==> design/flow/design.v <==
module reg_mux(in,out,clk,ce,rst);
parameter WIDTH=18;
parameter PIPELINE=0; 
parameter RESET_TYPE="SYNC";  
input[WIDTH-1:0] in;
input clk,ce,rst;
output reg[WIDTH-1:0] out;
generate
	if(PIPELINE && RESET_TYPE=="SYNC") begin
		always @(posedge clk) begin
			if(rst) begin
				out<=0;
			end
			else if(ce) begin
				out<=in;
			end
		end
	end
endgenerate
generate
	if(PIPELINE && RESET_TYPE=="ASYNC") begin
		always @(posedge clk or posedge rst) begin
			if (rst) begin
				out<=0;
			end
			else if (ce) begin
				out<=in;
			end
		end
	end
endgenerate
generate
	if(PIPELINE==0) begin
		always @(*) begin
			out=in;
		end
	end
endgenerate
endmodule
module DSP(A,B,C,D,CARRYIN,M,P,CARRYOUT,CARRYOUTF,CLK,OPMODE,
CEA,CEB,CEC,CED,CECARRYIN,CEM,CEP,CEOPMODE,
RSTA,RSTB,RSTC,RSTD,RSTCARRYIN,RSTM,RSTP,RSTOPMODE,
BCOUT,PCIN,PCOUT);
input[17:0] A, B, D;
input[47:0] C,PCIN;
input[7:0] OPMODE;
input CARRYIN,CLK,CEA,CEB,CEC,CECARRYIN,CED,CEM,CEP,CEOPMODE;
input RSTA,RSTB,RSTC,RSTD,RSTCARRYIN,RSTM,RSTP,RSTOPMODE;
output wire[35:0] M;
output wire[47:0] P,PCOUT;
output wire[17:0] BCOUT;
output CARRYOUT,CARRYOUTF;
parameter A0REG=0;	 
parameter A1REG=1; 
parameter B0REG=0;
parameter B1REG=1;
parameter CREG=1;
parameter DREG=1;
parameter MREG=1;
parameter PREG=1;
parameter CARRYINREG=1;
parameter CARRYOUTREG=1;
parameter OPMODEREG=1;
parameter CARRYINSEL="OPMODE5";  
parameter B_INPUT="DIRECT";  
parameter RSTTYPE="SYNC";   
wire[7:0] OPMODE_REG;
wire[17:0] D_REG;
reg[17:0] B0_IN;
wire[17:0] B0_REG;
reg[17:0] PRE_RESULT;
wire[17:0] B1_IN;
wire[17:0] B1_REG;
wire[17:0] A0_REG;
wire[17:0] A1_REG;
wire[35:0] Product_Result;
wire[35:0] M_REG;
reg[47:0] X_OUT;
reg[47:0] Z_OUT;
wire[48:0] Post_Result;
wire[47:0] C_REG;
reg Carry_IN;  
wire CIN; 
wire Carry_Out_In;
reg_mux #(.WIDTH(18), .PIPELINE(DREG), .RESET_TYPE(RSTTYPE)) DREG_INST(.in(D), .out(D_REG), .clk(CLK), .ce(CED), .rst(RSTD));
reg_mux #(.WIDTH(18), .PIPELINE(B0REG), .RESET_TYPE(RSTTYPE)) B0REG_INST(.in(B0_IN), .out(B0_REG), .clk(CLK), .ce(CEB), .rst(RSTB));
reg_mux #(.WIDTH(18), .PIPELINE(B1REG), .RESET_TYPE(RSTTYPE)) B1REG_INST(.in(B1_IN), .out(B1_REG), .clk(CLK), .ce(CEB), .rst(RSTB));
reg_mux #(.WIDTH(18), .PIPELINE(A0REG), .RESET_TYPE(RSTTYPE)) A0REG_INST(.in(A), .out(A0_REG), .clk(CLK), .ce(CEA), .rst(RSTA));
reg_mux #(.WIDTH(18), .PIPELINE(A1REG), .RESET_TYPE(RSTTYPE)) A1REG_INST(.in(A0_REG), .out(A1_REG), .clk(CLK), .ce(CEA), .rst(RSTA));
reg_mux #(.WIDTH(48), .PIPELINE(CREG), .RESET_TYPE(RSTTYPE)) CREG_INST(.in(C), .out(C_REG), .clk(CLK), .ce(CEC), .rst(RSTC));
reg_mux #(.WIDTH(36), .PIPELINE(MREG), .RESET_TYPE(RSTTYPE)) MREG_INST(.in(Product_Result), .out(M_REG), .clk(CLK), .ce(CEM), .rst(RSTM));
reg_mux #(.WIDTH(1), .PIPELINE(CARRYINREG), .RESET_TYPE(RSTTYPE)) CYIREG_INST(.in(Carry_IN), .out(CIN), .clk(CLK), .ce(CECARRYIN), .rst(RSTCARRYIN));
reg_mux #(.WIDTH(8), .PIPELINE(OPMODEREG), .RESET_TYPE(RSTTYPE)) OPMODEREG_INST(.in(OPMODE), .out(OPMODE_REG), .clk(CLK), .ce(CEOPMODE), .rst(RSTOPMODE));
reg_mux #(.WIDTH(1), .PIPELINE(CARRYOUTREG), .RESET_TYPE(RSTTYPE)) CYOREG_INST(.in(Carry_Out_In), .out(CARRYOUT), .clk(CLK), .ce(CECARRYIN), .rst(RSTCARRYIN));
reg_mux #(.WIDTH(48), .PIPELINE(PREG), .RESET_TYPE(RSTTYPE)) PREG_INST(.in(Post_Result), .out(P), .clk(CLK), .ce(CEP), .rst(RSTP));
always @(*) begin
	case(B_INPUT)
		"DIRECT": B0_IN=B;
		"CASCADE": B0_IN=BCOUT;
		default: B0_IN=0;
	endcase
end
always @(*) begin
	if(OPMODE_REG[6])
		PRE_RESULT= D_REG - B0_REG;	
	else
		PRE_RESULT= D_REG + B0_REG;
end
assign B1_IN=(OPMODE_REG[4])? PRE_RESULT: B0_REG;
assign Product_Result=B1_REG * A1_REG;
assign M=M_REG;
always @(*) begin
	case(CARRYINSEL)
		"CARRYIN": Carry_IN=CARRYIN;
		"OPMODE5": Carry_IN=OPMODE_REG[5];
		default: Carry_IN=0;
	endcase
end
always @(*) begin
	case({ OPMODE_REG[3], OPMODE_REG[2]})
		0: Z_OUT=0;
		1: Z_OUT=PCIN;
		2: Z_OUT=P;
		3: Z_OUT=C_REG;
	endcase
end
always @(*) begin
	case( {OPMODE_REG[1], OPMODE_REG[0]})
		0: X_OUT=0;
		1: X_OUT={ {13{M_REG[35]}} , M_REG[34:0] };  
 		2: X_OUT=P;
		3: X_OUT={D_REG[11:0], A1_REG, B1_REG};    
	endcase
end
assign Post_Result= ( OPMODE_REG[7] )? (Z_OUT-(X_OUT+CIN)) : (Z_OUT+X_OUT+CIN) ;
assign Carry_Out_In=Post_Result[48];
assign BCOUT= B1_REG;
assign CARRYOUTF= CARRYOUT;
assign PCOUT=P;
endmodule
==> design/flow/run.sh <==
#!/bin/bash
# the make line also repeats each setting of config.mk as NAME=value (left out here)
make -C /OpenROAD-flow-scripts/flow DESIGN_CONFIG=/design/flow/config.mk WORK_HOME=/design/flow/orfs CLKGATE_MAP_FILE= finish
==> design/flow/config.mk <==
export PLATFORM = sky130hd
export DESIGN_NAME = DSP
export DESIGN_NICKNAME = DSP
export VERILOG_FILES = /design/flow/design.v
export SDC_FILE = /design/flow/constraint.sdc
export NUM_CORES = 4
export LEC_CHECK = 0
export ABC_AREA = 1
export CAP_MARGIN = 20
export CORE_MARGIN = 2
export CORE_UTILIZATION = 72
export CTS_CLUSTER_DIAMETER = 300
export CTS_CLUSTER_SIZE = 99
export PLACE_DENSITY = 0.6
export SETUP_SLACK_MARGIN = -0.26
export SLEW_MARGIN = 20
export TNS_END_PERCENT = 5
==> design/flow/constraint.sdc <==
create_clock -name core_clock -period 3.15 [get_ports {CLK}]
set_input_delay 0.6300 -clock core_clock [delete_from_list [all_inputs] [get_ports {CLK}]]
set_output_delay 0.6300 -clock core_clock [all_outputs]
set_load 0.01 [all_outputs]
==> results of run 1 <==
-- routing by layer --
metal | GRT overflow | global-route usage (%)
met1 | 64 | 90.4
met3 | 56 | 81.1
met4 | 955 | 119
met2 | 3329 | 137
met5 | 11 | 60.7
-- what timing repair did --
| action | in CTS |
|---|---|
| buffers inserted | 13 |
| endpoints found under the setup margin | 86 |
| pin swaps | 38 |
| cloned | 0 |
| gates resized | 282 |
-- per-stage QoR --
step,setup WS [ns],cell area [sq um],util [%],std cells,TNS (ns)
2_1_floorplan,-1.79,31300,-,4971,-48.47
3_3_place_gp,-2.17,39100,93.1,6268,-91.85
3_5_place_dp,-2.55,39100,93.1,6268,-108.12
4_1_cts,-2.43,40700,96.9,6311,-81.22
==> GITHUB_STEP_SUMMARY, run 1 <==
### Yosys + OpenROAD results

| Metric | Value |
|---|---|
| Outcome | `did not finish` |
| Stop stage | `global routing (5_1_grt)` |
| Tool error | `[ERROR GRT-0116] Global routing finished with congestion. Check the congestion regions in the DRC Viewer.` |
| Number of enable flip-flop cells | `0` |
| Number of top-level pins | `328` |
| Mapped Cells | `~5,000` |
| Ys async rst share | `0%` |
| Core ar. | `42,000 sq um` |
| Ys flop type | `dfxtp_1` |
| CTS buffer count | `17` |
| Synth top area cells | `nand2_1, fa_1, inv_1` |
| Post-synth top area cell | `nand2_1` |
| Synth cell types | `45` |
| Adder-Cell Fraction of Synth Area | `between 20% and 30%` |
| Hold_buf cts | `0` |
| Ys Warns | `8` |
| H-Tree Depth | `4` |
| Placer Congestion | `1.18` |
| Post-synth top cells | `nand2_1, inv_1, a21oi_1` |
| CTS sink cnt | `~200` |
| Average size of a mapped cell | `6.20 sq um` |
| Net Count, Synth | `5,675` |
| Root buffer cell | `clkbuf_16` |
| Post-DP HPWL | `125 mm` |
| Die Ht | `211 um` |
| # port buffers | `326` |
| Gr usage total | `105%` |
| Total congestion overflow | `4,415` |
| Yosys cell count | `4,971` |
| Die X | `211 um` |
| Area leader share | `17.9%` |
| Area reported by Yosys stat | `30,800 sq um` |
| CTS max path bufs | `2` |
| Post-Syn Area | `30,800 sq um` |
| Chip area | `44,400 sq um` |
| Synth flops | `196` |
| Top logic family | `adder cells` |
| Post-synthesis compound-gate area fraction | `13.6%` |
| Row count | `75` |
| Synth Seq Share | `roughly 13%` |
| Yosys simple share | `26.9%` |
| XORs/XNORs by Area | `1.56%` |
| Floorplan utilization | `73.3%` |
| MUX area fraction | `0%` |
| Most frequent cell after synthesis | `nand2_1` |
==> run 2: changes to the inputs <==
Settings changed: ABC_AREA 1 to 0, CORE_ASPECT_RATIO set to 0.5, CORE_UTILIZATION 72 to 68, CTS_CLUSTER_DIAMETER 300 to 301, SETUP_SLACK_MARGIN -0.26 to not set.
==> GITHUB_STEP_SUMMARY, run 2 <==
### Yosys + OpenROAD results

| Metric | Value |
|---|---|
| Synth cell types | `80` |
| Hold_buf cts | `0` |
| Area leader share | `18.9%` |
| Ys async rst share | `0%` |
| Row count | `52` |
| Post-Syn Area | `27,600 sq um` |
| Placed instance area | `35,800 sq um` |
| Gr usage total | `between 90 and 100%` |
| XORs/XNORs by Area | `between 3 and 4%` |
| Net Count, Synth | `4,078` |
| Synth flops | `between 150 and 200` |
| MUX area fraction | `between 8 and 9%` |
| Mapped Cells | `3,374` |
| Adder-Cell Fraction of Synth Area | `31.0%` |
| Floorplan utilization | `68.6%` |
| Average size of a mapped cell | `8.18 sq um` |
| Top logic family | `adder cells` |
| Number of top-level pins | `328` |
| CTS buffer count | `17` |
| Post-DP HPWL | `90.2 mm` |
| Area reported by Yosys stat | `roughly 28,000 sq um` |
| Die X | `roughly 290 um` |
| Total congestion overflow | `1,132` |
| # port buffers | `326` |
| Synth Seq Share | `14.2%` |
| Root buffer cell | `clkbuf_16` |
| Outcome | `did not finish` |
| Placed Instances | `between 4,000 and 5,000` |
| Number of enable flip-flop cells | `0` |
| Core ar. | `around 40,000 sq um` |
| Stop stage | `global routing (5_1_grt)` |
| Synth top area cells | `fa_1, dfxtp_1, ha_1` |
| H-Tree Depth | `4` |
| Tool error | `[ERROR GRT-0116] Global routing finished with congestion. Check the congestion regions in the DRC Viewer.` |
| Placer Congestion | `1.02` |
| Post-synth top cells | `inv_1, nand2_1, nor2_1` |
| Ys flop type | `dfxtp_1` |
| CTS sink cnt | `196` |
| Most frequent cell after synthesis | `inv_1` |
| Chip area | `around 42,000 sq um` |
| Ys Warns | `8` |
| Post-synth top area cell | `fa_1` |
| Post-synthesis compound-gate area fraction | `15.7%` |
| Yosys simple share | `16.5%` |
| Die Ht | `146 um` |
| Yosys cell count | `approximately 3,400` |
| CTS max path bufs | `2` |
[run 2: what timing repair did]
action | CTS
buffers inserted | 27
pin swaps | 73
endpoints found under the setup margin | 90
resized | 228
cloned | 1
hold endpoints to repair | 0
[run 2: per-layer routing]
layer	track usage, %	GRT overflow
met3	87.6	97
met2	103	579
met1	91.9	120
met4	91.7	329
met5	75.6	7
[run 2: through the flow]
stage	util, %	setup WS [ns]	power (W)
global placement	89.1	-2.83	0.0103
CTS	93.3	-3.06	0.0138
detailed placement	89.1	-3.23	0.0107
floorplan	-	-2.75	0.00707
==> run 3: changes to the inputs <==
Settings changed: ABC_AREA 0 to 1, CAP_MARGIN 20 to 15, CORE_ASPECT_RATIO 0.5 to 0.98, CORE_UTILIZATION 68 to 72, CTS_CLUSTER_DIAMETER 301 to 350, CTS_CLUSTER_SIZE 99 to 72, GPL_ROUTABILITY_DRIVEN set to 0, HOLD_SLACK_MARGIN set to -0.1, MAX_ROUTING_LAYER set to met5, PLACE_DENSITY 0.6 to not set, PLACE_DENSITY_LB_ADDON set to 0.27, SETUP_SLACK_MARGIN set to -0.48, SLEW_MARGIN 20 to 30, TNS_END_PERCENT 5 to 45.
Clock period 3.15 ns to 5.62 ns, I/O delays scaled along.
==> GITHUB_STEP_SUMMARY, run 3 <==
## PnR job results

| Metric | Value |
|---|---|
| Outcome | `finished with violations` |
| Layout Check Fails | `setup timing` |
| HP Class | `flip-flop to flip-flop` |
| CP cell instances | `buf_4 -> nand2_1 -> fa_1 -> inv_1 -> fa_1 -> fa_1 -> fa_1 -> fa_1 -> inv_1 -> fa_1 -> inv_1 -> ha_1 -> a21o_1 -> a21oi_1 -> o21ai_0 -> a21oi_1 -> xor2_1 -> nand2_1 -> nand2_1 -> inv_1` |
| Post-synth top area cell | `nand2_1` |
| Seq. pwr | `~0.0017 W` |
| Drt pass-1 iters | `14` |
| Vias | `35,100` |
| Ys async rst share | `0%` |
| Worst path depth | `20` |
| WHS | `0.466 ns` |
| Clock-pin slew on the worst setup and hold paths | `~0.080 ns` |
| XORs/XNORs by Area | `about 1.6%` |
| Area reported by Yosys stat | `30,800 sq um` |
| Synth flops | `~200` |
| Fin crit period | `about 6.0 ns` |
| F_max | `between 150 and 200 MHz` |
| P_clk | `between 0.001 and 0.0015 W` |
| Synth top area cells | `nand2_1, fa_1, inv_1` |
| Crit-path max cell delay | `0.63 ns` |
| Average size of a mapped cell | `6.20 sq um` |
| Ys flop type | `dfxtp_1` |
| H-Tree Depth | `4` |
| Leak | `between 15 and 20 nW` |
| Mapped Cells | `4,971` |
| DR iter-0 viols | `~5,200` |
| Worst Path Arrival | `6.44 ns` |
| MUX area fraction | `0%` |
| Reg2reg end | `MREG_INST.out[25]` |
| Setup crit end kind | `flip-flop` |
| CP top delay family | `adder cells` |
| Fin cells | `between 5,000 and 6,000` |
| WHS Endpoint | `CREG_INST.out[12]` |
| Vias per std cell | `6.05` |
| Most frequent cell after synthesis | `nand2_1` |
| # port buffers | `326` |
| Core ar. | `roughly 43,000 sq um` |
| R2R setup slack | `-0.42 ns` |
| Most common cell on crit path | `fa_1` |
| Area leader share | `17.9%` |
| Final hold vios | `0` |
| Synth Seq Share | `12.7%` |
| Worst rel slew slack | `29.5%` |
| Top power group | `combinational logic` |
| Post-DP HPWL | `91.2 mm` |
| Post-DRT Antenna Nets | `0` |
| Vias in the first global route | `approximately 34,000` |
| Crit path launch type | `flip-flop` |
| Int Power | `0.00346 W` |
| Post-synth top cells | `nand2_1, inv_1, a21oi_1` |
| Crit path kind | `flip-flop to flip-flop` |
| Clock Latency Late Sink | `0.51 ns` |
| Placed Instances | `5,763` |
| Slew @ Worst Pin | `1.06 ns` |
| Worst r2r src | `B1REG_INST.out[8]` |
| Clock Skews | `~0.014 ns` |
| Hold Path Stages | `2` |
| PD cells | `193 nW/um^2` |
| Final Max Tran Viols | `0` |
| CTS tree | `done` |
| Max cap viols | `0` |
| Total congestion overflow | `0` |
| Peak VDD IR | `273 uV` |
| CP max-delay cell | `dfxtp_1` |
| Drt drc | `0` |
| Number of top-level pins | `328` |
| Net Count, Synth | `about 5,700` |
| Initial antenna violation count | `10` |
| TNS Setup | `-4.94 ns` |
| Switching Share | `49.0%` |
| Ys Warns | `8` |
| Synth cell types | `roughly 45` |
| Switching power | `~0.0033 W` |
| Chip area | `44,400 sq um` |
| Post-Syn Area | `~31,000 sq um` |
| Final setup fails | `23` |
| Post-layout period usage | `107%` |
| CTS max path bufs | `2` |
| Critical Path Sink | `MREG_INST.out[25]` |
| Yosys simple share | `between 20 and 30%` |
| R2R cell count | `20` |
| Sequential power share | `24.3%` |
| Worst setup margin | `-0.417 ns` |
| Worst path bufs/invs | `5` |
| Row count | `75` |
| Top logic family | `adder cells` |
| Comb power frac | `a little under three fifths` |
| Root buffer cell | `clkbuf_16` |
| Crit path required time | `6.02 ns` |
| Combinational power | `0.00382 W` |
| Hold_sp | `CREG_INST.out[12]` |
| Post-synthesis compound-gate area fraction | `13.6%` |
| Adder-Cell Fraction of Synth Area | `between 20% and 30%` |
| Largest net degree at the start of global routing | `roughly 55` |
| Yosys cell count | `4,971` |
| Tool warning count | `74` |
| Nets | `slightly below 6,000` |
| First-pass GRT wire length | `between 150 and 200 mm` |
| Wire per inst | `19.9 um` |
| CTS sink cnt | `196` |
| Die Ht | `209 um` |
| Clk pwr share | `19.4%` |
| Gr usage total | `53.2%` |
| Floorplan utilization | `72.5%` |
| Worst setup startpoint | `B1REG_INST.out[8]` |
| DRT Wirelength | `116 mm` |
| Area Overhead vs Synth | `14.5%` |
| Number of enable flip-flop cells | `0` |
| Die X | `213 um` |
| Hold_buf cts | `0` |
| CTS buffer count | `17` |
| Crit-path max FO | `10` |
[run 3: cell type report]
class / count / area, sq um
multi-input cells: 3400 / 21600
fillers: 2897 / 7250
inverters: 1159 / 4350
repair buffers: 431 / 4060
flip-flops and latches: 196 / 3930
well taps: 577 / 722
clock buffers: 18 / 439
clock inverters: 14 / 181
diodes: 7 / 17.5
[run 3: per-layer routing]
metal  GRT usage [%]  wire length [um]  up-vias
met4            48.7             13000        8
met1            58.4             37300    15600
met5           0.222                51        -
li1                -                 -    15600
met2            77.7             48700     2885
met3            22.4             16800      997
[run 3: repair_timing]
item                       CTS  global route
gates resized                0             6
setup endpoints to repair    0             5
hold endpoints to repair     0             0
setup buffers                0             0
[run 3: metrics by stage]
stage	setup WS (ns)	cell area, sq um	total power (W)	util [%]
2_1_floorplan	0.302	30800	0.00393	-
3_3_place_gp	-0.0194	34600	0.00513	81.4
3_5_place_dp	-0.145	34600	0.00524	81.4
4_1_cts	-0.242	35200	0.00655	82.8
5_1_grt	-0.479	35200	0.00715	82.9
6_report	-0.417	35300	0.00679	82.9
==> run 4: changes to the inputs <==
Settings changed: CAP_MARGIN 15 to 5, CORE_ASPECT_RATIO 0.98 to not set, CTS_CLUSTER_DIAMETER 350 to 355, CTS_CLUSTER_SIZE 72 to 15, GPL_ROUTABILITY_DRIVEN 0 to not set, HOLD_SLACK_MARGIN -0.1 to not set, MAX_ROUTING_LAYER met5 to not set, PLACE_DENSITY_LB_ADDON 0.27 to not set, SETUP_SLACK_MARGIN -0.48 to 1.46, SLEW_MARGIN 30 to 20, TNS_END_PERCENT 45 to not set.
Clock period 5.62 ns to 6.48 ns, I/O delays scaled along.
==> GITHUB_STEP_SUMMARY, run 4 <==
### Yosys + OpenROAD results

| Metric | Value |
|---|---|
| Number of top-level pins | `328` |
| Hold_buf cts | `0` |
| Yosys simple share | `26.9%` |
| XORs/XNORs by Area | `about 1.6%` |
| Tool error | `[ERROR GRT-0116] Global routing finished with congestion. Check the congestion regions in the DRC Viewer.` |
| DP Worst Slack | `between 0.4 and 0.5 ns` |
| Adder-Cell Fraction of Synth Area | `27.8%` |
| Gr usage total | `~77%` |
| Ys flop type | `dfxtp_1` |
| Die X | `211 um` |
| Total congestion overflow | `about 100` |
| Net Count, Synth | `5,675` |
| Row count | `75` |
| Floorplan utilization | `between 70% and 80%` |
| Synth cell types | `45` |
| CTS sink cnt | `196` |
| Post-DP HPWL | `between 90 and 100 mm` |
| Synth flops | `196` |
| Number of enable flip-flop cells | `0` |
| MUX area fraction | `0%` |
| Synth top area cells | `nand2_1, fa_1, inv_1` |
| Root buffer cell | `clkbuf_16` |
| Placer Congestion | `about 1.1` |
| H-Tree Depth | `4` |
| Mapped Cells | `between 4,000 and 5,000` |
| Post-Syn Area | `30,800 sq um` |
| Placed Instances | `5,667` |
| CTS buffer count | `17` |
| Most frequent cell after synthesis | `nand2_1` |
| Top logic family | `adder cells` |
| Outcome | `did not finish` |
| CTS max path bufs | `2` |
| Post-synthesis compound-gate area fraction | `between 10% and 20%` |
| Die Ht | `approximately 210 um` |
| Stop stage | `global routing (5_1_grt)` |
| Yosys cell count | `between 4,000 and 5,000` |
| Synth Seq Share | `about an eighth` |
| Average size of a mapped cell | `just over 6 sq um` |
| Chip area | `about 44,000 sq um` |
| Ys async rst share | `0%` |
| Ys Warns | `8` |
| Area leader share | `approximately 18%` |
| # port buffers | `326` |
| Post-synth top area cell | `nand2_1` |
| Core ar. | `42,000 sq um` |
| Area reported by Yosys stat | `between 30,000 and 40,000 sq um` |
| Post-synth top cells | `nand2_1, inv_1, a21oi_1` |
## run 4: what timing repair did
action | CTS
pin swaps | 63
setup endpoints to repair | 26
gates resized | 251
setup buffers | 74
cloned | 0
## run 4: per-stage QoR
stage,util (%),instance area (sq um)
2_1_floorplan,-,31100
3_3_place_gp,81.3,34200
3_5_place_dp,81.3,34200
4_1_cts,86.5,36400
## run 4: routing by layer
layer	GRT overflow	global-route usage [%]
met2	53	94.1
met5	0	34.9
met3	1	60.5
met4	47	75.4
met1	1	78.0
==> run 5: changes to the inputs <==
Settings changed: ABC_AREA 1 to not set, CAP_MARGIN 5 to 20, CORE_UTILIZATION 72 to 65, CTS_CLUSTER_DIAMETER 355 to not set, CTS_CLUSTER_SIZE 15 to not set, SETUP_SLACK_MARGIN 1.46 to not set.
==> GITHUB_STEP_SUMMARY, run 5 <==
## PnR job results

| Metric | Value |
|---|---|
| Outcome | `finished clean` |
| Buffer count from post-CTS setup fixing | `0` |
| Most common cell on crit path | `fa_1` |
| Gr usage total | `40.3%` |
| Hold Path Stages | `2` |
| H-Tree Depth | `4` |
| Initial antenna violation count | `2` |
| Core ar. | `41,900 sq um` |
| CP top delay family | `adder cells` |
| Vias | `25,400` |
| Die X | `210 um` |
| Post-Syn Area | `27,600 sq um` |
| CP max-delay cell | `fa_1` |
| Top logic family | `adder cells` |
| Row count | `75` |
| Multi-input gate area | `roughly 21,000 sq um` |
| FF/Latch Area | `between 3000 and 4000 sq um` |
| Area reported by Yosys stat | `roughly 28,000 sq um` |
| Setup crit end kind | `flip-flop` |
| F_max | `158 MHz` |
| R2R cell count | `23` |
| Most frequent cell after synthesis | `inv_1` |
| Yosys cell count | `3,374` |
| Chip area | `about 44,000 sq um` |
| CTS max path bufs | `2` |
| Crit-path max FO | `16` |
| CTS sink cnt | `196` |
| Synth Seq Share | `14.2%` |
| First-pass GRT wire length | `138 mm` |
| Crit-path max cell delay | `0.55 ns` |
| Combinational power | `0.00300 W` |
| Final hold vios | `0` |
| Seq. pwr | `0.00148 W` |
| Leak | `15.5 nW` |
| Placer Congestion | `roughly 1` |
| Fin cells | `4,157` |
| Post-synth top area cell | `fa_1` |
| Synth cell types | `80` |
| Root buffer cell | `clkbuf_16` |
| Sequential power share | `26.2%` |
| CTS buffer count | `17` |
| Clk pwr share | `20.6%` |
| Fin crit period | `6.34 ns` |
| MUX area fraction | `8.40%` |
| Max cap viols | `0` |
| Worst setup margin | `about 0.14 ns` |
| XORs/XNORs by Area | `4.00%` |
| Total congestion overflow | `0` |
| TNS Setup | `0 ns` |
| DR iter-0 viols | `between 2,000 and 2,500` |
| Clock Latency Late Sink | `0.52 ns` |
| Worst path bufs/invs | `5` |
| Placed Instances | `4,124` |
| Post-DP HPWL | `69.8 mm` |
| Post-layout period usage | `97.8%` |
| Worst r2r src | `B1REG_INST.out[6]` |
| Int Power | `0.00324 W` |
| Ys Warns | `8` |
| Largest net degree at the start of global routing | `63` |
| DRT Wirelength | `slightly below 90 mm` |
| Ys async rst share | `0%` |
| Nets | `4,308` |
| Final Max Tran Viols | `0` |
| Synth top area cells | `fa_1, dfxtp_1, ha_1` |
| Adder-Cell Fraction of Synth Area | `31.0%` |
| CTS tree | `done` |
| Worst path depth | `23` |
| Hold_buf cts | `0` |
| Slew @ Worst Pin | `1.11 ns` |
| Top power group | `combinational logic` |
| Average size of a mapped cell | `8.18 sq um` |
| Clock-pin slew on the worst setup and hold paths | `0.08 ns` |
| Critical Path Sink | `MREG_INST.out[33]` |
| Final setup fails | `0` |
| HP Class | `flip-flop to flip-flop` |
| Vias in the first global route | `25,800` |
| DP Worst Slack | `-0.146 ns` |
| CP cell instances | `buf_12 -> and2_1 -> fa_1 -> inv_1 -> fa_1 -> fa_1 -> inv_1 -> fa_1 -> fa_1 -> inv_1 -> fa_1 -> inv_1 -> ha_1 -> a21o_1 -> a21o_1 -> a21o_1 -> nand2_1 -> a21oi_1 -> o211a_1 -> or2_2 -> a211oi_2 -> nor4_1 -> nand3b_1` |
| Crit path kind | `flip-flop to flip-flop` |
| Hold_sp | `MREG_INST.out[0]` |
| Switching power | `0.00241 W` |
| Post-synthesis compound-gate area fraction | `15.7%` |
| Drt pass-1 iters | `5` |
| Drt drc | `0` |
| Overall Power | `~0.0056 W` |
| WHS | `0.493 ns` |
| Yosys simple share | `16.5%` |
| Peak VDD IR | `185 uV` |
| Vias per std cell | `6.10` |
| Switching Share | `42.6%` |
| Clock Skews | `0.0206 ns` |
| WHS Endpoint | `MREG_INST.out[0]` |
| Tool warning count | `76` |
| # port buffers | `~330` |
| R2R setup slack | `approximately 0.14 ns` |
| Worst rel slew slack | `25.6%` |
| Fill cells | `3,003` |
| Crit path launch type | `flip-flop` |
| Floorplan utilization | `65.8%` |
| Synth flops | `196` |
| Wire per inst | `around 21 um` |
| Reg2reg end | `MREG_INST.out[33]` |
| Ys flop type | `dfxtp_1` |
| Number of enable flip-flop cells | `0` |
| Post-DRT Antenna Nets | `0` |
| Mapped Cells | `around 3,400` |
| Worst setup startpoint | `B1REG_INST.out[6]` |
| Comb power frac | `a little over half` |
| Net Count, Synth | `around 4,000` |
| Area leader share | `18.9%` |
| PD cells | `175 nW/um^2` |
| Post-synth top cells | `inv_1, nand2_1, nor2_1` |
| Die Ht | `between 200 and 250 um` |
| Worst Path Arrival | `6.73 ns` |
| Number of top-level pins | `between 300 and 400` |
| Area Overhead vs Synth | `16.7%` |
| Crit path required time | `around 7 ns` |
| P_clk | `between 0.001 and 0.0015 W` |
[run 5: layout make-up]
class | instances | area share (%)
Clock inverter | 12 | 0.428
Multi-Input combinational cell | 2477 | 65.0
Clock buffer | 20 | 1.45
Timing Repair Buffer | 453 | 13.3
Tap cell | 539 | 2.09
Inverter | 459 | 5.35
Sequential cell | 196 | 12.4
Antenna cell | 1 | 0.00777
[run 5: per-stage QoR]
step	instance area [sq um]	util (%)
detailed placement	31500	75.0
global route	32200	76.8
global placement	31500	75.0
CTS	32100	76.5
finish	32200	76.8
floorplan	27600	-
[run 5: routing by layer]
metal	track usage [%]	vias up	part of all wire [%]
met2	66.7	1232	47
met5	0	-	0.014
li1	-	11600	-
met1	50.9	12200	39
met4	20.4	2	5.2
met3	7.18	288	8.7
[run 5: repair_timing]
action,4_1_cts,5_1_grt
endpoints found under the setup margin,3,9
cloned,0,0
resized,9,37
pin swaps,0,3
==> run 6: changes to the inputs <==
Settings changed: ABC_AREA set to 0, CAP_MARGIN 20 to 15, CORE_ASPECT_RATIO set to 0.98, CORE_UTILIZATION 65 to 72, CTS_CLUSTER_DIAMETER set to 70, CTS_CLUSTER_SIZE set to 75, GPL_ROUTABILITY_DRIVEN set to 0, HOLD_SLACK_MARGIN set to -0.08, MAX_ROUTING_LAYER set to met4, PLACE_DENSITY_LB_ADDON set to 0.01, TNS_END_PERCENT set to 45.
Clock period 6.48 ns to 5.72 ns, I/O delays scaled along.
==> GITHUB_STEP_SUMMARY, run 6 <==
## PnR job results

| Metric | Value |
|---|---|
| Wire per inst | `23.9 um` |
| Tool warning count | `77` |
| Combinational power | `0.00375 W` |
| Post-layout period usage | `115%` |
| Vias | `28,100` |
| CTS sink cnt | `196` |
| Sequential power share | `25.5%` |
| Clock Skews | `0.0213 ns` |
| Nets | `about 4,400` |
| # port buffers | `326` |
| Worst setup margin | `-0.839 ns` |
| Top power group | `combinational logic` |
| Fill cells | `1,873` |
| Number of top-level pins | `328` |
| Vias per std cell | `~6.7` |
| Worst path bufs/invs | `4` |
| F_max | `152 MHz` |
| CTS buffer count | `17` |
| Post-Syn Area | `~28,000 sq um` |
| HP Class | `flip-flop to flip-flop` |
| Root buffer cell | `clkbuf_16` |
| Die Ht | `198 um` |
| Final setup fails | `20` |
| H-Tree Depth | `4` |
| Peak VDD IR | `239 uV` |
| Hold Path Stages | `2` |
| Seq. pwr | `0.00171 W` |
| Area leader share | `18.9%` |
| Synth Seq Share | `14.2%` |
| Synth top area cells | `fa_1, dfxtp_1, ha_1` |
| Number of enable flip-flop cells | `0` |
| Reg2reg end | `MREG_INST.out[31]` |
| Setup crit end kind | `flip-flop` |
| Adder-Cell Fraction of Synth Area | `between 30% and 40%` |
| Design area | `between 30,000 and 40,000 sq um` |
| Switching Share | `44.2%` |
| Yosys cell count | `around 3,400` |
| Max cap viols | `0` |
| Average size of a mapped cell | `just over 8 sq um` |
| DRT Wirelength | `100 mm` |
| Clk pwr share | `18.5%` |
| Fin crit period | `6.56 ns` |
| Drt drc | `0` |
| WHS Endpoint | `CREG_INST.out[18]` |
| Row count | `70` |
| Core ar. | `37,600 sq um` |
| Final Max Tran Viols | `0` |
| Yosys simple share | `16.5%` |
| Hold_buf cts | `0` |
| Top logic family | `adder cells` |
| Unrepaired setup endpoints after global routing | `yes` |
| Critical Path Sink | `MREG_INST.out[31]` |
| P_clk | `0.00124 W` |
| CP cell instances | `clkbuf_4 -> nand2_1 -> fa_1 -> fa_1 -> fa_1 -> inv_1 -> fa_2 -> fa_1 -> inv_1 -> fa_1 -> inv_2 -> ha_4 -> a21oi_2 -> o21bai_1 -> a21oi_2 -> o21ai_1 -> or3_1 -> o211a_1 -> or2_4 -> a211oi_2 -> xnor2_1 -> o22ai_1` |
| Ys flop type | `dfxtp_1` |
| Ys Warns | `8` |
| Outcome | `finished with violations` |
| DR iter-0 viols | `3,669` |
| Placed Instances | `around 4,100` |
| XORs/XNORs by Area | `under 10%` |
| Synth flops | `196` |
| MUX area fraction | `8.40%` |
| Total congestion overflow | `0` |
| Worst Path Arrival | `6.92 ns` |
| R2R setup slack | `-0.84 ns` |
| CP max-delay cell | `fa_1` |
| Clock Latency Late Sink | `0.52 ns` |
| Post-DRT Antenna Nets | `0` |
| Clock-pin slew on the worst setup and hold paths | `approximately 0.09 ns` |
| Largest net degree at the start of global routing | `63` |
| Crit path required time | `6.08 ns` |
| Fin cells | `about 4,200` |
| Hold_sp | `CREG_INST.out[18]` |
| Drt pass-1 iters | `10` |
| Area Overhead vs Synth | `19.1%` |
| Post-synthesis compound-gate area fraction | `15.7%` |
| Most frequent cell after synthesis | `inv_1` |
| CTS max path bufs | `2` |
| Net Count, Synth | `~4,100` |
| Worst rel slew slack | `a little under a fifth` |
| Leak | `roughly 16 nW` |
| Gr usage total | `49.9%` |
| Switching power | `0.00296 W` |
| R2R cell count | `22` |
| Worst path depth | `22` |
| Chip area | `39,900 sq um` |
| Crit path launch type | `flip-flop` |
| CTS tree | `done` |
| First-pass GRT wire length | `150 mm` |
| Post-synth top area cell | `fa_1` |
| Crit-path max cell delay | `0.70 ns` |
| Worst setup startpoint | `B1REG_INST.out[12]` |
| Comb power frac | `56.0%` |
| Area reported by Yosys stat | `27,600 sq um` |
| Int Power | `0.00373 W` |
| Worst r2r src | `B1REG_INST.out[12]` |
| Die X | `between 200 and 250 um` |
| Synth cell types | `80` |
| Mapped Cells | `around 3,400` |
| Post-synth top cells | `inv_1, nand2_1, nor2_1` |
| Floorplan utilization | `73.4%` |
| Slew @ Worst Pin | `between 1 and 1.5 ns` |
| Initial antenna violation count | `4` |
| Crit path kind | `flip-flop to flip-flop` |
| Ys async rst share | `0%` |
| Final hold vios | `0` |
| Placed instance area | `31,700 sq um` |
| Post-DP HPWL | `68.8 mm` |
| Most common cell on crit path | `fa_1` |
| Layout Check Fails | `setup timing` |
| PD cells | `204 nW/um^2` |
| TNS Setup | `-10.78 ns` |
| Vias in the first global route | `28,400` |
| Crit-path max FO | `6` |
| CP top delay family | `adder cells` |
run 6: metal layers:
| metal | global-route usage, % | routed length [um] | vias to the layer above |
|---|---|---|---|
| li1 | - | - | 11700 |
| met1 | 55.0 | 32600 | 12900 |
| met2 | 77.3 | 43600 | 2556 |
| met3 | 13.7 | 13900 | 891 |
| met4 | 38.2 | 9920 | 0 |
| met5 | - | 0 | - |
run 6: through the flow:
stage | worst slack (ns) | utilization (%) | hold slack, ns | power, W
6_report | -0.839 | 87.5 | 0.496 | 0.00670
5_1_grt | -0.974 | 87.5 | 0.526 | 0.00699
4_1_cts | -0.256 | 87.0 | 0.499 | 0.00635
3_5_place_dp | -0.613 | 84.3 | 0.476 | 0.00504
3_3_place_gp | -0.503 | 84.3 | 0.467 | 0.00490
2_1_floorplan | -0.177 | - | 0.454 | 0.00387
run 6: area by class of cell:
cell class	instances	area, sq um	share of cell area (%)
antenna	6	15.0	0.0457
timing repair buffer	510	4770	14.5
tap	504	631	1.92
sequential	196	4020	12.2
clock buffer	20	447	1.36
multi-input combinational	2477	21200	64.4
inverter	459	1720	5.24
clock inverter	11	78.8	0.240
run 6: timing repair:
action	4_1_cts	5_1_grt
gates resized	90	29
pin swaps	54	22
endpoints found under the setup margin	19	19
buffers inserted	19	11
==> run 7: changes to the inputs <==
Settings changed: ABC_AREA 0 to 1, CAP_MARGIN 15 to 20, CELL_PAD_IN_SITES_DETAIL_PLACEMENT set to 1, CORE_ASPECT_RATIO 0.98 to not set, CORE_MARGIN 2 to 9, CORE_UTILIZATION 72 to 22, CTS_CLUSTER_DIAMETER 70 to 371, CTS_CLUSTER_SIZE 75 to 48, GPL_ROUTABILITY_DRIVEN 0 to not set, GPL_TIMING_DRIVEN set to 0, HOLD_SLACK_MARGIN -0.08 to 0.27, MAX_ROUTING_LAYER met4 to not set, MIN_ROUTING_LAYER set to met2, PLACE_DENSITY set to 0.47, PLACE_DENSITY_LB_ADDON 0.01 to not set, SETUP_SLACK_MARGIN set to -0.69, TNS_END_PERCENT 45 to 60.
Clock period 5.72 ns to 8.0 ns, I/O delays scaled along.
==> GITHUB_STEP_SUMMARY, run 7 <==
## PnR job results

| Metric | Value |
|---|---|
| Outcome | `finished clean` |
| Switching Share | `54.2%` |
| Sequential power share | `22.3%` |
| Placer Congestion | `1.06` |
| First-pass GRT wire length | `264 mm` |
| Gr usage total | `36.8%` |
| Most common cell on crit path | `fa_1` |
| Leak | `19.7 nW` |
| CTS buffer count | `17` |
| Chip area | `154,000 sq um` |
| R2R cell count | `21` |
| Average size of a mapped cell | `6.20 sq um` |
| Clock Latency Late Sink | `0.60 ns` |
| Slew @ Worst Pin | `1.31 ns` |
| CTS tree | `done` |
| Hold Path Stages | `2` |
| P_clk | `0.00105 W` |
| Initial antenna violation count | `0` |
| Root buffer cell | `clkbuf_16` |
| Crit path launch type | `flip-flop` |
| Ys flop type | `dfxtp_1` |
| Core ar. | `138,000 sq um` |
| Post-DP HPWL | `157 mm` |
| CTS max path bufs | `2` |
| Synth Seq Share | `12.7%` |
| PD cells | `143 nW/um^2` |
| Row count | `136` |
| Vias in the first global route | `53,000` |
| Fin crit period | `7.45 ns` |
| DRT Wirelength | `191 mm` |
| XORs/XNORs by Area | `between 1.5 and 2%` |
| Wire per inst | `roughly 26 um` |
| Overall Power | `0.00531 W` |
| Reg2reg end | `MREG_INST.out[23]` |
| WHS Endpoint | `CREG_INST.out[39]` |
| Post-synth top cells | `nand2_1, inv_1, a21oi_1` |
| CP max-delay cell | `buf_1` |
| Post-DRT Antenna Nets | `0` |
| HP Class | `flip-flop to flip-flop` |
| Worst rel slew slack | `12.9%` |
| Drt drc | `0` |
| Combinational power | `slightly above 0.003 W` |
| Worst setup margin | `~0.55 ns` |
| Worst path bufs/invs | `6` |
| CTS sink cnt | `196` |
| Floorplan utilization | `22.3%` |
| Unrepaired setup endpoints after global routing | `no` |
| H-Tree Depth | `4` |
| Crit path kind | `flip-flop to flip-flop` |
| Clock-pin slew on the worst setup and hold paths | `about 0.09 ns` |
| Crit-path max cell delay | `0.75 ns` |
| Most frequent cell after synthesis | `nand2_1` |
| Ys async rst share | `0%` |
| Top power group | `combinational logic` |
| Buffer count from post-CTS setup fixing | `0` |
| F_max | `134 MHz` |
| TNS Setup | `0 ns` |
| Peak VDD IR | `179 uV` |
| Final setup fails | `0` |
| Worst path depth | `21` |
| Crit path required time | `between 8 and 9 ns` |
| DR iter-0 viols | `8,570` |
| Seq. pwr | `0.00118 W` |
| Hold_sp | `CREG_INST.out[39]` |
| CP top delay family | `adder cells` |
| R2R setup slack | `0.55 ns` |
| Area Overhead vs Synth | `20.3%` |
| Largest net degree at the start of global routing | `21` |
| Synth top area cells | `nand2_1, fa_1, inv_1` |
| Crit-path max FO | `10` |
| DP Worst Slack | `0.986 ns` |
| Area reported by Yosys stat | `around 30,000 sq um` |
| Post-Syn Area | `30,800 sq um` |
| Drt pass-1 iters | `9` |
| Max cap viols | `0` |
| Final hold vios | `0` |
| CP cell instances | `clkbuf_2 -> buf_1 -> nand2_1 -> fa_1 -> fa_1 -> inv_1 -> fa_1 -> fa_1 -> fa_1 -> inv_1 -> fa_1 -> inv_1 -> ha_1 -> nand2_1 -> o21ai_0 -> a21oi_1 -> o21ai_2 -> a21oi_1 -> o21ai_0 -> o21ai_0 -> inv_1` |
| Yosys simple share | `~27%` |
| Yosys cell count | `4,971` |
| Final Util | `26.8%` |
| Clk pwr share | `between 10% and 20%` |
| Hold_buf cts | `0` |
| Int Power | `~0.0024 W` |
| Synth flops | `slightly below 200` |
| Worst setup startpoint | `B1REG_INST.out[0]` |
| Post-synth top area cell | `nand2_1` |
| Clock Skews | `0.0351 ns` |
| Critical Path Sink | `MREG_INST.out[23]` |
| Adder-Cell Fraction of Synth Area | `27.8%` |
| Post-synthesis compound-gate area fraction | `a little over an eighth` |
| Comb power frac | `between 50 and 60%` |
| Mapped Cells | `4,971` |
| Post_cts resized | `0` |
| Placed instance area | `36,300 sq um` |
| Design area | `37,100 sq um` |
| MUX area fraction | `0%` |
| Setup crit end kind | `flip-flop` |
| Nets | `6,012` |
| Number of enable flip-flop cells | `0` |
| Vias per std cell | `6.53` |
| Switching power | `about 0.0029 W` |
| Post-layout period usage | `93.2%` |
| Worst Path Arrival | `7.93 ns` |
| Die Ht | `slightly below 400 um` |
| Synth cell types | `between 40 and 50` |
| Fill cells | `17,700` |
| Number of top-level pins | `328` |
| # port buffers | `316` |
| Final Max Tran Viols | `0` |
| Vias | `47,200` |
| Worst r2r src | `B1REG_INST.out[0]` |
| Top logic family | `adder cells` |
| Ys Warns | `8` |
| Tool warning count | `74` |
| Net Count, Synth | `5,675` |
| Total congestion overflow | `0` |
| Area leader share | `17.9%` |
| Die X | `392 um` |
-- run 7: area by class of cell --
cell class | count | area, sq um | share of cell area, %
Multi-Input combinational cell | 3400 | 21500 | 58.1
Inverter | 1159 | 4350 | 11.7
Clock inverter | 14 | 188 | 0.506
Antenna cell | 35 | 87.6 | 0.236
Timing Repair Buffer | 318 | 3180 | 8.59
Sequential cell | 196 | 3920 | 10.6
Buffer | 216 | 1040 | 2.81
Clock buffer | 18 | 429 | 1.16
Tap cell | 1863 | 2330 | 6.29
-- run 7: stage by stage --
step	hold slack (ns)	instances
6_report	0.468	7219
5_1_grt	0.487	7184
4_1_cts	0.473	7182
3_5_place_dp	0.458	7150
3_3_place_gp	0.454	7150
2_1_floorplan	0.438	4971
-- run 7: routing by layer --
layer,vias to the layer above,global-route usage [%],share of wire (%)
met5,-,26.2,2.6
met4,112,7.05,9.3
met3,1513,49.4,41
met2,13600,42.6,47
met1,16200,-,0
li1,15700,-,-
==> run 8: changes to the inputs <==
Settings changed: CAP_MARGIN 20 to 15, CELL_PAD_IN_SITES_DETAIL_PLACEMENT 1 to not set, CORE_ASPECT_RATIO set to 0.98, CORE_MARGIN 9 to 2, CORE_UTILIZATION 22 to 72, CTS_CLUSTER_DIAMETER 371 to not set, CTS_CLUSTER_SIZE 48 to 72, GPL_ROUTABILITY_DRIVEN set to 0, GPL_TIMING_DRIVEN 0 to not set, HOLD_SLACK_MARGIN 0.27 to not set, MAX_ROUTING_LAYER set to met5, MIN_ROUTING_LAYER met2 to not set, PLACE_DENSITY 0.47 to not set, PLACE_DENSITY_LB_ADDON set to 0.29, SETUP_SLACK_MARGIN -0.69 to -0.48, TNS_END_PERCENT 60 to 45.
Clock period 8.0 ns to 7.37 ns, I/O delays scaled along.
==> GITHUB_STEP_SUMMARY, run 8 <==
## PnR job results

| Metric | Value |
|---|---|
| Peak VDD IR | `177 uV` |
| Worst Path Arrival | `6.94 ns` |
| Unrepaired setup endpoints after global routing | `no` |
| Post-Syn Area | `around 31,000 sq um` |
| Synth flops | `between 150 and 200` |
| Vias | `35,000` |
| Nets | `roughly 6,000` |
| Synth Seq Share | `12.7%` |
| Fin crit period | `6.52 ns` |
| Yosys simple share | `a little over a quarter` |
| Outcome | `finished clean` |
| Number of top-level pins | `328` |
| CP cell instances | `nand2_1 -> fa_1 -> fa_1 -> fa_1 -> inv_1 -> fa_1 -> fa_1 -> inv_1 -> fa_1 -> inv_1 -> ha_1 -> nand2_1 -> nor2_1 -> inv_1 -> o21ai_1 -> a21oi_1 -> xor2_1 -> nand2_1 -> nand2_1 -> inv_1` |
| XORs/XNORs by Area | `1.56%` |
| CP max-delay cell | `dfxtp_1` |
| Core ar. | `42,500 sq um` |
| Gr usage total | `between 50 and 60%` |
| MUX area fraction | `0%` |
| CTS buffer count | `17` |
| Crit path kind | `flip-flop to flip-flop` |
| WHS Endpoint | `CREG_INST.out[12]` |
| Vias in the first global route | `34,200` |
| Hold_buf cts | `0` |
| Clock-pin slew on the worst setup and hold paths | `0.08 ns` |
| Setup crit end kind | `flip-flop` |
| Buffer count from post-CTS setup fixing | `0` |
| Post-layout period usage | `around 88%` |
| Final setup fails | `0` |
| Switching power | `0.00252 W` |
| Crit-path max cell delay | `1.09 ns` |
| Leak | `19.3 nW` |
| CTS max path bufs | `2` |
| Post-synth top cells | `nand2_1, inv_1, a21oi_1` |
| Crit-path max FO | `20` |
| CTS tree | `done` |
| F_max | `153 MHz` |
| R2R cell count | `20` |
| Clock Skews | `about 0.015 ns` |
| Clk pwr share | `21.0%` |
| DR iter-0 viols | `5,568` |
| Most common cell on crit path | `fa_1` |
| Final hold vios | `0` |
| Hold_sp | `CREG_INST.out[12]` |
| Row count | `75` |
| Switching Share | `48.4%` |
| Hold Path Stages | `2` |
| Average size of a mapped cell | `6.20 sq um` |
| Post-DRT Antenna Nets | `0` |
| Comb power frac | `between 50 and 60%` |
| Tool warning count | `74` |
| Worst path depth | `20` |
| Design area | `~35,000 sq um` |
| HP Class | `flip-flop to flip-flop` |
| Worst rel slew slack | `between 15 and 20%` |
| Clock Latency Late Sink | `about 0.52 ns` |
| PD cells | `151 nW/um^2` |
| Synth top area cells | `nand2_1, fa_1, inv_1` |
| Top logic family | `adder cells` |
| Wire per inst | `20.7 um` |
| Slew @ Worst Pin | `around 1.2 ns` |
| Most frequent cell after synthesis | `nand2_1` |
| H-Tree Depth | `4` |
| Area leader share | `between 10% and 20%` |
| Worst setup margin | `0.848 ns` |
| Sequential power share | `25.2%` |
| First-pass GRT wire length | `181 mm` |
| Worst setup startpoint | `A1REG_INST.out[4]` |
| Floorplan utilization | `about 72%` |
| Vias per std cell | `6.12` |
| Reg2reg end | `MREG_INST.out[25]` |
| R2R setup slack | `0.85 ns` |
| Combinational power | `0.00281 W` |
| Post-synthesis compound-gate area fraction | `13.6%` |
| Net Count, Synth | `about 5,700` |
| DP Worst Slack | `1.17 ns` |
| P_clk | `0.00109 W` |
| Drt drc | `0` |
| Mapped Cells | `4,971` |
| Final Max Tran Viols | `0` |
| Critical Path Sink | `MREG_INST.out[25]` |
| TNS Setup | `0 ns` |
| Total congestion overflow | `0` |
| Synth cell types | `around 45` |
| Ys flop type | `dfxtp_1` |
| Worst r2r src | `A1REG_INST.out[4]` |
| Root buffer cell | `clkbuf_16` |
| Worst path bufs/invs | `5` |
| # port buffers | `326` |
| Ys Warns | `8` |
| DRT Wirelength | `119 mm` |
| Initial antenna violation count | `11` |
| Yosys cell count | `roughly 5,000` |
| Largest net degree at the start of global routing | `approximately 65` |
| Area reported by Yosys stat | `around 31,000 sq um` |
| Placed instance area | `34,000 sq um` |
| Top power group | `combinational logic` |
| Crit path launch type | `flip-flop` |
| Chip area | `44,400 sq um` |
| Die Ht | `between 200 and 250 um` |
| Post-synth top area cell | `nand2_1` |
| Area Overhead vs Synth | `12.5%` |
| Post-DP HPWL | `about 90 mm` |
| Crit path required time | `7.79 ns` |
| Post_cts resized | `0` |
| Drt pass-1 iters | `9` |
| Die X | `213 um` |
| Max cap viols | `0` |
| Number of enable flip-flop cells | `0` |
| Adder-Cell Fraction of Synth Area | `27.8%` |
| Int Power | `0.00269 W` |
| Ys async rst share | `0%` |
| Seq. pwr | `0.00131 W` |
| CP top delay family | `adder cells` |
| CTS sink cnt | `196` |
[run 8: layer usage]
metal	vias to the layer above	wire length, um	global-route usage, %
li1	15400	-	-
met1	15700	38000	59.1
met2	2936	48600	78.0
met3	1020	18200	24.2
met4	12	13800	48.6
met5	-	87	0
[run 8: layout make-up]
type                       instances  area (sq um)
antenna                            4          10.0
clock buffer                      18           439
clock inverter                    13           208
fill                            3068          7860
inverter                        1159          4350
multi-input combinational       3400         21500
sequential                       196          3930
tap                              577           722
timing repair buffer             355          3460
[run 8: per-stage QoR]
step | power [W] | hold WS [ns] | utilization [%] | cells
5_1_grt | 0.00547 | 0.481 | 81.5 | 5719
6_report | 0.00521 | 0.466 | 81.5 | 5722
3_5_place_dp | 0.00393 | 0.453 | 80.0 | 5687
4_1_cts | 0.00501 | 0.464 | 81.5 | 5718
3_3_place_gp | 0.00384 | 0.447 | 80.0 | 5687
2_1_floorplan | 0.00300 | 0.438 | - | 4971
==> run 9: changes to the inputs <==
Settings changed: ABC_AREA 1 to not set, CAP_MARGIN 15 to 20, CORE_ASPECT_RATIO 0.98 to not set, CORE_UTILIZATION 72 to 46, CTS_CLUSTER_DIAMETER set to 312, CTS_CLUSTER_SIZE 72 to not set, GPL_ROUTABILITY_DRIVEN 0 to not set, MAX_ROUTING_LAYER met5 to not set, PLACE_DENSITY_LB_ADDON 0.29 to 0.22, SETUP_SLACK_MARGIN -0.48 to 0.47, TNS_END_PERCENT 45 to not set.
Clock period 7.37 ns to 5.76 ns, I/O delays scaled along.
==> GITHUB_STEP_SUMMARY, run 9 <==
## PnR job results

| Metric | Value |
|---|---|
| Outcome | `finished with violations` |
| Layout Check Fails | `setup timing` |
| Sequential power share | `25.5%` |
| Synth top area cells | `fa_1, dfxtp_1, ha_1` |
| Initial antenna violation count | `2` |
| Die X | `approximately 250 um` |
| Root buffer cell | `clkbuf_16` |
| TNS Setup | `-1.02 ns` |
| Worst r2r src | `B1REG_INST.out[6]` |
| Unrepaired setup endpoints after global routing | `yes` |
| Vias per std cell | `~5.5` |
| Die Ht | `around 250 um` |
| Int Power | `0.00379 W` |
| Ys Warns | `8` |
| Core ar. | `59,100 sq um` |
| Synth Seq Share | `between 10% and 20%` |
| CP max-delay cell | `fa_2` |
| Adder-Cell Fraction of Synth Area | `31.0%` |
| Grt peak-use layer | `met2` |
| Vias | `around 25,000` |
| Final setup fails | `10` |
| Worst rel slew slack | `between 30% and 40%` |
| Final Util | `57.0%` |
| Wire per inst | `20.0 um` |
| Most common cell on crit path | `fa_1` |
| CTS max path bufs | `2` |
| Slew @ Worst Pin | `0.963 ns` |
| Fin crit period | `5.95 ns` |
| CP cell instances | `buf_6 -> buf_6 -> nand2_2 -> fa_1 -> inv_1 -> fa_1 -> fa_2 -> fa_2 -> fa_1 -> inv_1 -> fa_1 -> inv_2 -> ha_4 -> a21oi_2 -> o21bai_1 -> a21oi_2 -> o21ai_1 -> or3_4 -> o211a_1 -> or2_4 -> a211oi_4 -> nor4_1 -> nand3b_1` |
| Crit path launch type | `flip-flop` |
| Worst setup margin | `-0.193 ns` |
| Largest net degree at the start of global routing | `63` |
| F_max | `around 170 MHz` |
| XORs/XNORs by Area | `4.00%` |
| CP top delay family | `adder cells` |
| Yosys cell count | `between 3,000 and 4,000` |
| Critical Path Sink | `MREG_INST.out[33]` |
| Worst path bufs/invs | `5` |
| Tool warning count | `77` |
| Synth flops | `196` |
| Post-DP HPWL | `between 70 and 80 mm` |
| Post-synthesis compound-gate area fraction | `between 15 and 20%` |
| Setup crit end kind | `flip-flop` |
| DRT Wirelength | `approximately 90 mm` |
| Crit-path max cell delay | `~0.60 ns` |
| Yosys simple share | `16.5%` |
| Drt pass-1 iters | `5` |
| Area leader share | `about a fifth` |
| Average size of a mapped cell | `8.18 sq um` |
| Ys flop type | `dfxtp_1` |
| Met1 Use GR | `38.7%` |
| # port buffers | `326` |
| Worst setup startpoint | `B1REG_INST.out[6]` |
| Nets | `4,391` |
| Crit-path max FO | `6` |
| Worst path depth | `23` |
| Post-synth top area cell | `fa_1` |
| Chip area | `62,000 sq um` |
| Top power group | `combinational logic` |
| Top logic family | `adder cells` |
| Mapped Cells | `3,374` |
| Row count | `89` |
| Clock-pin slew on the worst setup and hold paths | `0.08 ns` |
| Seq. pwr | `0.00168 W` |
| Gr usage total | `between 20% and 30%` |
| Reg2reg end | `MREG_INST.out[33]` |
| Drt drc | `0` |
| R2R cell count | `23` |
| P_clk | `between 0.001 and 0.0015 W` |
| CTS tree | `done` |
| Crit path required time | `6.16 ns` |
| Post-DRT Antenna Nets | `0` |
| Hold Path Stages | `2` |
| H-Tree Depth | `4` |
| Number of top-level pins | `roughly 330` |
| Leak | `roughly 16 nW` |
| Clock Latency Late Sink | `0.53 ns` |
| Met3 Track Usage GR | `4.94%` |
| Crit path kind | `flip-flop to flip-flop` |
| Net Count, Synth | `approximately 4,100` |
| Placer Congestion | `0.946` |
| Hold_sp | `CREG_INST.out[12]` |
| GR met2 Demand/Resource | `46.6%` |
| Post-synth top cells | `inv_1, nand2_1, nor2_1` |
| Ys async rst share | `0%` |
| WHS Endpoint | `CREG_INST.out[12]` |
| R2R setup slack | `-0.19 ns` |
| First-pass GRT wire length | `140 mm` |
| CTS sink cnt | `196` |
| Worst Path Arrival | `about 6.4 ns` |
| Comb power frac | `54.5%` |
| Number of enable flip-flop cells | `0` |
| CTS buffer count | `17` |
| MUX area fraction | `between 8 and 9%` |
| Final Max Tran Viols | `0` |
| FF/Latch Area | `4020 sq um` |
| Switching power | `~0.0028 W` |
| Total congestion overflow | `0` |
| Synth cell types | `80` |
| PD cells | `195 nW/um^2` |
| Clock Skews | `0.0205 ns` |
| Vias in the first global route | `24,300` |
| Post-layout period usage | `103%` |
| Fill cells | `5,438` |
| Most frequent cell after synthesis | `inv_1` |
| DR iter-0 viols | `1,875` |
| Area reported by Yosys stat | `27,600 sq um` |
| Max cap viols | `0` |
| Peak VDD IR | `284 uV` |
| Post-Syn Area | `between 20,000 and 30,000 sq um` |
| Final hold vios | `0` |
| Multi-input gate area | `21,400 sq um` |
| Floorplan utilization | `46.7%` |
| Clk pwr share | `20.0%` |
| HP Class | `flip-flop to flip-flop` |
| Combinational power | `0.00359 W` |
| Antenna Cells | `0` |
| Area Overhead vs Synth | `22.2%` |
| Switching Share | `~43%` |
run 9: routing by layer:
metal	share of wire [%]	vias up
met3	6.7	124
met1	45	12000
li1	-	11800
met2	46	844
met4	2.8	4
met5	0.028	-
run 9: timing repair:
item	4_1_cts	5_1_grt
pin swaps	48	28
buffers inserted	30	6
endpoints found under the setup margin	22	32
gates resized	112	47
hold buffers	0	0
run 9: layout make-up:
| class | count | area share [%] |
|---|---|---|
| flip-flops and latches | 196 | 11.9 |
| multi-input cells | 2477 | 63.4 |
| repair buffers | 536 | 14.9 |
| well taps | 773 | 2.87 |
| clock buffers | 18 | 1.30 |
| inverters | 459 | 5.11 |
| clock inverters | 14 | 0.467 |
run 9: through the flow:
step / cell area (sq um) / hold slack [ns] / setup WS [ns] / cells / total power [W]
after floorplan: 28100 / 0.454 / -0.136 / 3374 / 0.00389
after detailed placement: 32300 / 0.478 / -0.472 / 4404 / 0.00508
after global placement: 32300 / 0.468 / -0.383 / 4404 / 0.00505
final: 33700 / 0.496 / -0.193 / 4473 / 0.00659
after global routing: 33700 / 0.522 / -0.358 / 4473 / 0.00702
after CTS: 33500 / 0.499 / -0.124 / 4466 / 0.00653
==> run 10: changes to the inputs <==
Settings changed: CORE_UTILIZATION 46 to 67, CTS_CLUSTER_DIAMETER 312 to not set, CTS_CLUSTER_SIZE set to 90, HOLD_SLACK_MARGIN set to -0.1, MAX_ROUTING_LAYER set to met4, PLACE_DENSITY_LB_ADDON 0.22 to not set, SETUP_SLACK_MARGIN 0.47 to 0.82.
Clock period 5.76 ns to 5.82 ns, I/O delays scaled along.
==> GITHUB_STEP_SUMMARY, run 10 <==
### Yosys + OpenROAD results

| Metric | Value |
|---|---|
| Synth flops | `196` |
| Post-synth top area cell | `fa_1` |
| XORs/XNORs by Area | `4.00%` |
| H-Tree Depth | `4` |
| Yosys simple share | `16.5%` |
| Gr usage total | `about 69%` |
| Synth cell types | `roughly 80` |
| CTS max path bufs | `2` |
| Die X | `207 um` |
| Root buffer cell | `clkbuf_16` |
| Post-synth top cells | `inv_1, nand2_1, nor2_1` |
| Number of top-level pins | `328` |
| Average size of a mapped cell | `about 8 sq um` |
| Tool error | `[ERROR GRT-0232] Routing congestion too high. Check the congestion heatmap in the GUI.` |
| Chip area | `42,800 sq um` |
| Most frequent cell after synthesis | `inv_1` |
| CTS sink cnt | `196` |
| Die Ht | `207 um` |
| Mapped Cells | `3,374` |
| Ys async rst share | `0%` |
| Ys Warns | `8` |
| Placed instance area | `31,800 sq um` |
| Floorplan utilization | `67.7%` |
| Core ar. | `40,700 sq um` |
| Yosys cell count | `~3,400` |
| Post-synthesis compound-gate area fraction | `15.7%` |
| Ys flop type | `dfxtp_1` |
| Adder-Cell Fraction of Synth Area | `31.0%` |
| Synth top area cells | `fa_1, dfxtp_1, ha_1` |
| Stop stage | `global routing (5_1_grt)` |
| CTS buffer count | `17` |
| Number of enable flip-flop cells | `0` |
| # port buffers | `326` |
| Total congestion overflow | `15` |
| Post-Syn Area | `~28,000 sq um` |
| Post-DP HPWL | `75.4 mm` |
| Placer Congestion | `1.03` |
| MUX area fraction | `8.40%` |
| Area reported by Yosys stat | `approximately 28,000 sq um` |
| Top logic family | `adder cells` |
| Row count | `74` |
| Net Count, Synth | `4,078` |
| Hold_buf cts | `0` |
| Synth Seq Share | `between 10% and 20%` |
| Area leader share | `18.9%` |
| DP Worst Slack | `-0.527 ns` |
| Outcome | `did not finish` |
run 10: what timing repair did:
action	4_1_cts
hold endpoints to repair	0
endpoints found under the setup margin	26
cloned	1
pin swaps	40
gates resized	120
setup buffers	29
run 10: metrics by stage:
stage                     utilization (%)  cells  hold WS, ns
after floorplan                         -   3374        0.454
after global placement               78.1   4142        0.467
after detailed placement             78.1   4142        0.477
after CTS                            81.0   4204        0.499
run 10: routing by layer:
layer,track usage [%],overflow
met3,50.9,1
met2,86.4,7
met4,62.0,7
met1,68.0,0
met5,-,-
==> run 11: changes to the inputs <==
Settings changed: CAP_MARGIN 20 to 5, CORE_UTILIZATION 67 to 72, CTS_CLUSTER_DIAMETER set to 381, CTS_CLUSTER_SIZE 90 to 15, HOLD_SLACK_MARGIN -0.1 to not set, MAX_ROUTING_LAYER met4 to not set, SETUP_SLACK_MARGIN 0.82 to -0.6.
Clock period 5.82 ns to 6.04 ns, I/O delays scaled along.
==> GITHUB_STEP_SUMMARY, run 11 <==
## PnR job results

| Metric | Value |
|---|---|
| Hold Path Stages | `2` |
| Row count | `71` |
| Synth flops | `196` |
| Layout Check Fails | `setup timing` |
| Ys flop type | `dfxtp_1` |
| Clock Latency Late Sink | `between 0.5 and 0.6 ns` |
| Gr usage total | `49.3%` |
| Crit path launch type | `flip-flop` |
| Final hold vios | `0` |
| Final Util | `85.8%` |
| Wire per inst | `24.5 um` |
| Worst r2r src | `B1REG_INST.out[4]` |
| Grt peak-use layer | `met2` |
| Sequential power share | `between 20% and 30%` |
| Slew @ Worst Pin | `1.25 ns` |
| Number of enable flip-flop cells | `0` |
| Post-DP HPWL | `74.7 mm` |
| Reg2reg end | `MREG_INST.out[33]` |
| Post-synth top area cell | `fa_1` |
| Synth Seq Share | `14.2%` |
| Placed instance area | `about 32,000 sq um` |
| MUX area fraction | `8.40%` |
| Peak VDD IR | `between 200 and 300 uV` |
| First-pass GRT wire length | `between 150 and 200 mm` |
| Met1 Use GR | `57.2%` |
| Die Ht | `200 um` |
| Synth top area cells | `fa_1, dfxtp_1, ha_1` |
| Fin cells | `4,164` |
| Worst setup margin | `-0.762 ns` |
| Area reported by Yosys stat | `27,600 sq um` |
| PD cells | `~190 nW/um^2` |
| Drt pass-1 iters | `8` |
| Comb power frac | `54.3%` |
| Top logic family | `adder cells` |
| R2R setup slack | `-0.76 ns` |
| Seq. pwr | `between 0.0015 and 0.002 W` |
| Met3 Track Usage GR | `13.9%` |
| Area Overhead vs Synth | `17.1%` |
| Placer Congestion | `1.01` |
| Tool warning count | `76` |
| Combinational power | `0.00342 W` |
| Synth cell types | `approximately 80` |
| Number of top-level pins | `~330` |
| DRT Wirelength | `102 mm` |
| XORs/XNORs by Area | `roughly 4.0%` |
| Int Power | `approximately 0.0035 W` |
| Vias per std cell | `between 6 and 7` |
| Worst rel slew slack | `between 10% and 20%` |
| Final setup fails | `18` |
| Max cap viols | `0` |
| GR met2 Demand/Resource | `76.9%` |
| Worst path depth | `25` |
| R2R cell count | `25` |
| Net Count, Synth | `4,078` |
| Crit path kind | `flip-flop to flip-flop` |
| Worst Path Arrival | `7.19 ns` |
| Ys async rst share | `0%` |
| DP Worst Slack | `-0.604 ns` |
| CTS tree | `done` |
| Largest net degree at the start of global routing | `approximately 62` |
| Adder-Cell Fraction of Synth Area | `31.0%` |
| Post-DRT Antenna Nets | `0` |
| Crit-path max FO | `14` |
| CTS buffer count | `17` |
| Area leader share | `18.9%` |
| Worst path bufs/invs | `7` |
| Final Max Tran Viols | `0` |
| CTS sink cnt | `196` |
| F_max | `147 MHz` |
| Setup crit end kind | `flip-flop` |
| CTS max path bufs | `2` |
| CP top delay family | `adder cells` |
| Drt drc | `0` |
| P_clk | `around 0.0013 W` |
| DR iter-0 viols | `~3,600` |
| Post-synth top cells | `inv_1, nand2_1, nor2_1` |
| Initial antenna violation count | `7` |
| WHS | `0.491 ns` |
| Clock Skews | `between 0.01 and 0.015 ns` |
| HP Class | `flip-flop to flip-flop` |
| Outcome | `finished with violations` |
| Core ar. | `37,700 sq um` |
| Floorplan utilization | `73.3%` |
| Clock-pin slew on the worst setup and hold paths | `about 0.080 ns` |
| Chip area | `39,900 sq um` |
| Vias in the first global route | `28,300` |
| Crit path required time | `6.43 ns` |
| Total congestion overflow | `0` |
| Die X | `200 um` |
| Placed Instances | `4,127` |
| Worst setup startpoint | `B1REG_INST.out[4]` |
| Yosys simple share | `between 10% and 20%` |
| Yosys cell count | `3,374` |
| Clk pwr share | `about a fifth` |
| Hold_sp | `MREG_INST.out[29]` |
| # port buffers | `326` |
| Crit-path max cell delay | `0.86 ns` |
| Root buffer cell | `clkbuf_16` |
| H-Tree Depth | `4` |
| Mapped Cells | `3,374` |
| WHS Endpoint | `MREG_INST.out[29]` |
| Top power group | `combinational logic` |
| Vias | `27,900` |
| Critical Path Sink | `MREG_INST.out[33]` |
| Nets | `approximately 4,300` |
| Switching Share | `43.9%` |
| Average size of a mapped cell | `8.18 sq um` |
| Switching power | `0.00277 W` |
| Post-layout period usage | `113%` |
| Fin crit period | `6.80 ns` |
| Ys Warns | `8` |
| CP max-delay cell | `o21ai_0` |
| Post-synthesis compound-gate area fraction | `approximately 16%` |
| Most frequent cell after synthesis | `inv_1` |
| Post-Syn Area | `27,600 sq um` |
| Leak | `~16 nW` |
| Design area | `about 32,000 sq um` |
-- run 11: cell type report --
type | count | area [sq um]
Sequential cell | 196 | 3960
Clock buffer | 22 | 494
Multi-Input combinational cell | 2477 | 20900
Fill cell | 1999 | 5360
Timing Repair Buffer | 485 | 4480
Antenna cell | 4 | 10.0
Inverter | 459 | 1720
Tap cell | 511 | 639
Clock inverter | 10 | 113
-- run 11: layer usage --
metal  share of wire [%]  up-vias  wire, um
met5               0.042        -        43
met1                  34    12900     34300
met3                  14      932     13900
met4                 9.8        6     10000
met2                  43     2426     44000
li1                    -    11700         -
-- run 11: per-stage QoR --
| step | total power (W) | TNS, ns |
|---|---|---|
| floorplan | 0.00361 | -1.01 |
| global placement | 0.00464 | -1.38 |
| detailed placement | 0.00481 | -3.77 |
| CTS | 0.00608 | -4.70 |
| global route | 0.00654 | -8.67 |
| finish | 0.00630 | -6.79 |
-- run 11: timing repair --
action | CTS | global route
pin swaps | 0 | 3
setup endpoints to repair | 1 | 9
buffers inserted | 0 | 1
gates resized | 5 | 25
hold buffers | 0 | 0
No activity file was given, so power comes from the tool's default toggle rates.
